==> inputs of juniper <==
// hopselection
module hopselection(
clk_6M, rstz, p_033us,
regi_isMaster,
ps_pagerespTO,
fk_page,
scancase,
m_half_tslot_p,
connsnewslave, connsnewmaster,
txbit_period, rxbit_period,
fkset_p,   
psackfhs, pagetxfhs, pagetmp, pagerxackfhs ,
corre_threshold,
psrxfhs_succ_p,
psrxfhs,
pstxid,
m_tslot_p, ms_tslot_p,
ps_N_incr_p,
pageAB_2Npage_count, 
Atrain,
regi_interlace_offset, regi_page_k_nudge,
regi_AFH_mode,
regi_AFH_N, regi_AFH_channel_map,
ps, gips, is, giis, page, inquiry, mpr, spr, ir, conns,
prs_clock_frozen, prm_clock_frozen,
CLK, CLKE, CLKN, BD_ADDR,
counter_isFHS,
fk,
fk_chg_p, fk_chg_p_ff,
fk_pstxid
);
Settings: LEC_CHECK=0, CAP_MARGIN=35, CELL_PAD_IN_SITES_GLOBAL_PLACEMENT=3, CORE_ASPECT_RATIO=0.5, CORE_MARGIN=9, CORE_UTILIZATION=39, CTS_CLUSTER_DIAMETER=270, CTS_CLUSTER_SIZE=45, HOLD_SLACK_MARGIN=0.26, PLACE_DENSITY_LB_ADDON=0.3, SETUP_SLACK_MARGIN=-1.01, SLEW_MARGIN=20, TNS_END_PERCENT=15; clock period 25.0 ns.
run.sh (not shown) runs the stock make flow with config.mk's settings and CLKGATE_MAP_FILE=.
==> inputs of harbor, as changes to juniper <==
CAP_MARGIN = 20   (was 35)
CELL_PAD_IN_SITES_GLOBAL_PLACEMENT = not set   (was 3)
CORE_ASPECT_RATIO = not set   (was 0.5)
CORE_MARGIN = 2   (was 9)
CORE_UTILIZATION = 40   (was 39)
CTS_CLUSTER_DIAMETER = not set   (was 270)
CTS_CLUSTER_SIZE = 83   (was 45)
HOLD_SLACK_MARGIN = not set   (was 0.26)
PLACE_DENSITY = 0.85   (was not set)
PLACE_DENSITY_LB_ADDON = not set   (was 0.3)
SETUP_SLACK_MARGIN = not set   (was -1.01)
TNS_END_PERCENT = not set   (was 15)
==> results <==
metric	juniper	harbor
Dpl hpwl	39,290 µm	39,140 µm
GR met2 Demand/Resource	31.11%	39.11%
Clock network share of area	2.623%	2.713%
Number of antenna diodes	1	8
Met1 GRT Util	25.34%	25.23%
Tally of filler cells in the layout	4,320	3,871
Net Sw Frac	42.30%	42.45%
Reg-to-reg setup timing slack	21,540 ps	21,580 ps
Combinational share of cell area	59.88%	59.89%
Vertical die size	168.2 µm	213.8 µm
Final-layout clock buffer total	18	19
Period Utilization, post-route	91.48%	93.18%
Run status	timing/DRC/antenna clean	timing/DRC/antenna clean
Tightest Pin Transition	879.8 ps	1042 ps
Row cnt	54	76
Number of antenna violations at the first check in global routing	0	9
Highest routed metal layer	met4	met5
Non-clock buffering overhead in the final layout	11.80%	11.62%
Max Clock Freq	0.04373 GHz	0.04293 GHz
Die area	53,580 µm²	45,710 µm²

========
==> job 7786 <==
Starting RTL as in the previous note.
make LEC_CHECK=0 ABC_AREA=1 CAP_MARGIN=20 CORE_MARGIN=2 CORE_UTILIZATION=72 CTS_CLUSTER_DIAMETER=226 HOLD_SLACK_MARGIN=0.28 SETUP_SLACK_MARGIN=3.75 SLEW_MARGIN=20 finish   # period 12.8 ns
==> inputs of job 7797, as changes to job 7786 <==
--- a/flow/config.mk
+++ b/flow/config.mk
@@ -8,8 +8,8 @@
 export ABC_AREA = 1
 export CAP_MARGIN = 20
 export CORE_MARGIN = 2
-export CORE_UTILIZATION = 72
-export CTS_CLUSTER_DIAMETER = 226
-export HOLD_SLACK_MARGIN = 0.28
-export SETUP_SLACK_MARGIN = 3.75
+export CORE_UTILIZATION = 69
+export CTS_CLUSTER_DIAMETER = 260
+export CTS_CLUSTER_SIZE = 98
+export PLACE_DENSITY = 0.38
 export SLEW_MARGIN = 20
==> flow/constraint.sdc (replaced) <==
create_clock -name core_clock -period 14.6 [get_ports {clk_6M}]
set_input_delay 2.9200 -clock core_clock [delete_from_list [all_inputs] [get_ports {clk_6M}]]
set_output_delay 2.9200 -clock core_clock [all_outputs]
set_load 0.01 [all_outputs]
==> inputs of job 4485, as changes to job 7786 <==
--- a/flow/config.mk
+++ b/flow/config.mk
@@ -8,8 +8,7 @@
 export ABC_AREA = 1
 export CAP_MARGIN = 20
 export CORE_MARGIN = 2
-export CORE_UTILIZATION = 72
-export CTS_CLUSTER_DIAMETER = 226
-export HOLD_SLACK_MARGIN = 0.28
-export SETUP_SLACK_MARGIN = 3.75
+export CORE_UTILIZATION = 62
+export CTS_CLUSTER_SIZE = 98
+export PLACE_DENSITY = 0.6
 export SLEW_MARGIN = 20
==> flow/constraint.sdc (replaced) <==
create_clock -name core_clock -period 30.4 [get_ports {clk_6M}]
set_input_delay 6.0800 -clock core_clock [delete_from_list [all_inputs] [get_ports {clk_6M}]]
set_output_delay 6.0800 -clock core_clock [all_outputs]
set_load 0.01 [all_outputs]
==> inputs of job 765, as changes to job 7786 <==
==> flow/config.mk (replaced) <==
export PLATFORM = sky130hd
export DESIGN_NAME = hopselection
export DESIGN_NICKNAME = hopselection
export VERILOG_FILES = /design/flow/design.v
export SDC_FILE = /design/flow/constraint.sdc
export NUM_CORES = 4
export LEC_CHECK = 0
export CAP_MARGIN = 20
export CORE_MARGIN = 2
export CORE_UTILIZATION = 18
export GPL_ROUTABILITY_DRIVEN = 0
export PLACE_DENSITY = 0.6
export SLEW_MARGIN = 20
export TNS_END_PERCENT = 55
==> flow/constraint.sdc (replaced) <==
create_clock -name core_clock -period 25.0 [get_ports {clk_6M}]
set_input_delay 5.0000 -clock core_clock [delete_from_list [all_inputs] [get_ports {clk_6M}]]
set_output_delay 5.0000 -clock core_clock [all_outputs]
set_load 0.01 [all_outputs]
==> flow_metrics.py <==
# Generated from Yosys and OpenROAD reports
metrics = {
    "logic_synthesis": {
        "ys_top_logic_family": "AND-OR/OR-AND gates",
        "synth_adder_area_share_pct": 13.7,
        "top_cell_area_share_pct": 23.7,
    },
    "status": {
        "status": "complete, no violations",
    },
    "floorplanning": {
        "rows": 114,
    },
}
Source of the figures above: job 765

==> flow_metrics.py <==
# Flow results
metrics = {
    "status": {
        "status": "aborted with a tool error",
        "haltStage": "4_1_cts",
        "firstError": "[ERROR DPL-0038] Utilization greater than 100%, impossible to legalize",
    },
    "floorplanning": {
        "rows": 56,
    },
    "logic_synthesis": {
        "top_cell_area_share_pct": 24.2,
        "synth.most_common_cell": "nand2_1",
        "synth_adder_area_share_pct": 13.9,
        "ys_top_logic_family": "simple AND/OR/NAND/NOR gates",
    },
}
Source of the figures above: job 7786

==> flow_metrics.py <==
# Flow results
metrics = {
    "status": {
        "firstError": "[ERROR GRT-0232] Routing congestion too high. Check the congestion heatmap in the GUI.",
        "status": "aborted with a tool error",
        "haltStage": "5_1_grt",
    },
    "logic_synthesis": {
        "ys_top_logic_family": "simple AND/OR/NAND/NOR gates",
        "top_cell_area_share_pct": 24.2,
        "yosysChipArea_mm2": 0.0173,
        "synthTopCellsByArea": "dfrtp_1 24%, nand2_1 11%, ha_1 10%",
    },
    "floorplanning": {
        "pin_count": 266,
        "rows": 57,
    },
}
Source of the figures above: job 7797

==> flow_metrics.py <==
# Generated from Yosys and OpenROAD reports
metrics = {
    "status": {
        "status": "complete, no violations",
    },
    "logic_synthesis": {
        "top_cell_area_share_pct": 24.2,
        "ys_top_logic_family": "simple AND/OR/NAND/NOR gates",
        "synth_adder_area_share_pct": 13.9,
    },
    "floorplanning": {
        "rows": 61,
    },
    "global_route": {
        "grt_pass1_vias": 16800,
    },
}
Source of the figures above: job 4485


========
==> v37 <==
hopselection again, from the RTL that the note above started with.
Settings: LEC_CHECK=0, ABC_AREA=0, CAP_MARGIN=35, CELL_PAD_IN_SITES_DETAIL_PLACEMENT=1, CORE_MARGIN=2, CORE_UTILIZATION=59, GPL_ROUTABILITY_DRIVEN=1, MAX_ROUTING_LAYER=met4, PLACE_DENSITY=0.6, SLEW_MARGIN=25, TNS_END_PERCENT=100; clock period 25.0 ns.
==> inputs of v27, as changes to v37 <==
==> flow/config.mk (replaced) <==
export PLATFORM = sky130hd
export DESIGN_NAME = hopselection
export DESIGN_NICKNAME = hopselection
export VERILOG_FILES = /design/flow/design.v
export SDC_FILE = /design/flow/constraint.sdc
export NUM_CORES = 4
export LEC_CHECK = 0
export CAP_MARGIN = 35
export CORE_MARGIN = 4
export CORE_UTILIZATION = 40
export CTS_CLUSTER_SIZE = 83
export PLACE_DENSITY = 0.85
export SLEW_MARGIN = 20
export TNS_END_PERCENT = 55
==> comparison table <==
Status: v37 did not finish; v27 timing/DRC/antenna clean
Failing step: v37 5_1_grt; v27 -
Detailed Place HPWL: v37 53100 um; v27 39300 um
Total cell area at the placement stage: v37 0.0203 sq mm; v27 0.0205 sq mm
Die Y-Extent: v37 177 um; v27 218 um
Setup Buffers After CTS: v37 0; v27 0
Chip Footprint: v37 0.0312 sq mm; v27 0.0474 sq mm
Mux share: v37 0.136; v27 0.136
Placed cells: v37 2530; v27 2728
Count of clock tree sinks: v37 169; v27 169
Die Span X: v37 177 um; v27 218 um
Pre-CTS setup slack: v37 1700 ps; v27 2080 ps
Number of placement rows: v37 63; v27 76
Initial core utilization: v37 0.597; v27 0.407
Clock Tree Root: v37 sky130_fd_sc_hd__clkbuf_16; v27 sky130_fd_sc_hd__clkbuf_16
Core region area: v37 0.0295 sq mm; v27 0.0433 sq mm
Last weighted congestion value of the routability-driven placer: v37 0.936; v27 0.942
Yosys top cell by instances: v37 sky130_fd_sc_hd__dfrtp_1; v27 sky130_fd_sc_hd__dfrtp_1
Main synth FF type: v37 sky130_fd_sc_hd__dfrtp_1; v27 sky130_fd_sc_hd__dfrtp_1
Flip-flop and latch count after synthesis: v37 169; v27 169
Post-synthesis cell count: v37 1974; v27 1974

========
==> run a: inputs <==
hopselection again, from the RTL that the note above started with.
==> flow/config.mk <==
export PLATFORM = sky130hd
export DESIGN_NAME = hopselection
export DESIGN_NICKNAME = hopselection
export VERILOG_FILES = /design/flow/design.v
export SDC_FILE = /design/flow/constraint.sdc
export NUM_CORES = 4
export LEC_CHECK = 0
export CAP_MARGIN = 0
export CORE_MARGIN = 9
export CORE_UTILIZATION = 28
export CTS_CLUSTER_DIAMETER = 375
export MAX_ROUTING_LAYER = met5
export PLACE_DENSITY_LB_ADDON = 0.01
export SETUP_SLACK_MARGIN = 2.53
export SLEW_MARGIN = 20
==> flow/constraint.sdc <==
create_clock -name core_clock -period 35.9 [get_ports {clk_6M}]
set_input_delay 7.1800 -clock core_clock [delete_from_list [all_inputs] [get_ports {clk_6M}]]
set_output_delay 7.1800 -clock core_clock [all_outputs]
set_load 0.01 [all_outputs]
==> run b: changes against run a <==
==> flow/config.mk (replaced) <==
export PLATFORM = sky130hd
export DESIGN_NAME = hopselection
export DESIGN_NICKNAME = hopselection
export VERILOG_FILES = /design/flow/design.v
export SDC_FILE = /design/flow/constraint.sdc
export NUM_CORES = 4
export LEC_CHECK = 0
export ABC_AREA = 1
export CAP_MARGIN = 20
export CORE_MARGIN = 2
export CORE_UTILIZATION = 72
export CTS_CLUSTER_DIAMETER = 142
export CTS_CLUSTER_SIZE = 99
export PLACE_DENSITY = 0.6
export SLEW_MARGIN = 20
==> flow/constraint.sdc (replaced) <==
create_clock -name core_clock -period 21.1 [get_ports {clk_6M}]
set_input_delay 4.2200 -clock core_clock [delete_from_list [all_inputs] [get_ports {clk_6M}]]
set_output_delay 4.2200 -clock core_clock [all_outputs]
set_load 0.01 [all_outputs]
==> run c: changes against run a <==
==> flow/config.mk (replaced) <==
export PLATFORM = sky130hd
export DESIGN_NAME = hopselection
export DESIGN_NICKNAME = hopselection
export VERILOG_FILES = /design/flow/design.v
export SDC_FILE = /design/flow/constraint.sdc
export NUM_CORES = 4
export LEC_CHECK = 0
export CAP_MARGIN = 20
export CORE_MARGIN = 2
export CORE_UTILIZATION = 58
export SLEW_MARGIN = 20
==> flow/constraint.sdc (replaced) <==
create_clock -name core_clock -period 12.8 [get_ports {clk_6M}]
set_input_delay 2.5600 -clock core_clock [delete_from_list [all_inputs] [get_ports {clk_6M}]]
set_output_delay 2.5600 -clock core_clock [all_outputs]
set_load 0.01 [all_outputs]
==> flow_summary.yaml <==
# implementation run metrics
synthesis:
  logic_family: "simple AND/OR/NAND/NOR gates"
  synthAoiAreaFrac_pct: 15.3
  postSynthSeqShare_pct: 24.5
  ys_cells: 2534
worst_setup_path:
  reg2reg_from: "hopctrlwd_u.mod79_Fprime.op_dividend[31]$_DFFE_PN0P_"
die:
  core-area_sq_mm: 0.0235
final_timing:
  finalCritPeriodShare_pct: 94.8
  worstMarginPinSlew_ps: 1080
  slew_headroom_pct: 27.7
  period_minus_slack_ps: 20000
drt:
  drtPass1Iterations: 8
place:
  dp_cells: 3039
clock_network:
  insertion_delay_ps: 450
final_layout:
  comb_share_pct: 53.9
run_status:
  status: "timing/DRC/antenna clean"
min_path:
  hp-start: "hopctrlwd_u.mod79_F.cs[0]$_DFF_PN1_"
The numbers above come from run b.

==> flow_summary.yaml <==
# implementation run metrics
drt:
  drtPass1Iterations: 7
final_timing:
  period_minus_slack_ps: 27190
  finalCritPeriodShare_pct: 75.7
  slew_headroom_pct: 26.2
synthesis:
  synthAoiAreaFrac_pct: 17.1
  postSynthSeqShare_pct: 24.0
  ys_cells: 1974
run_status:
  status: "timing/DRC/antenna clean"
die:
  core-area_sq_mm: 0.0619
final_layout:
  comb_share_pct: 59.1
The numbers above come from run a.

==> flow_summary.yaml <==
# implementation run metrics
final_timing:
  setup_ws_ps: -2750
  setup_viol: 7
  worstMarginPinSlew_ps: 1050
  finalCritPeriodShare_pct: 121
synthesis:
  logic_family: "AND-OR/OR-AND gates"
clock_network:
  insertion_delay_ps: 450
run_status:
  status: "complete, but fails checks"
  check.faults: "setup timing"
die:
  core-area_sq_mm: 0.0298
final_layout:
  comb_share_pct: 53.6
drt:
  drtPass1Iterations: 6
The numbers above come from run c.

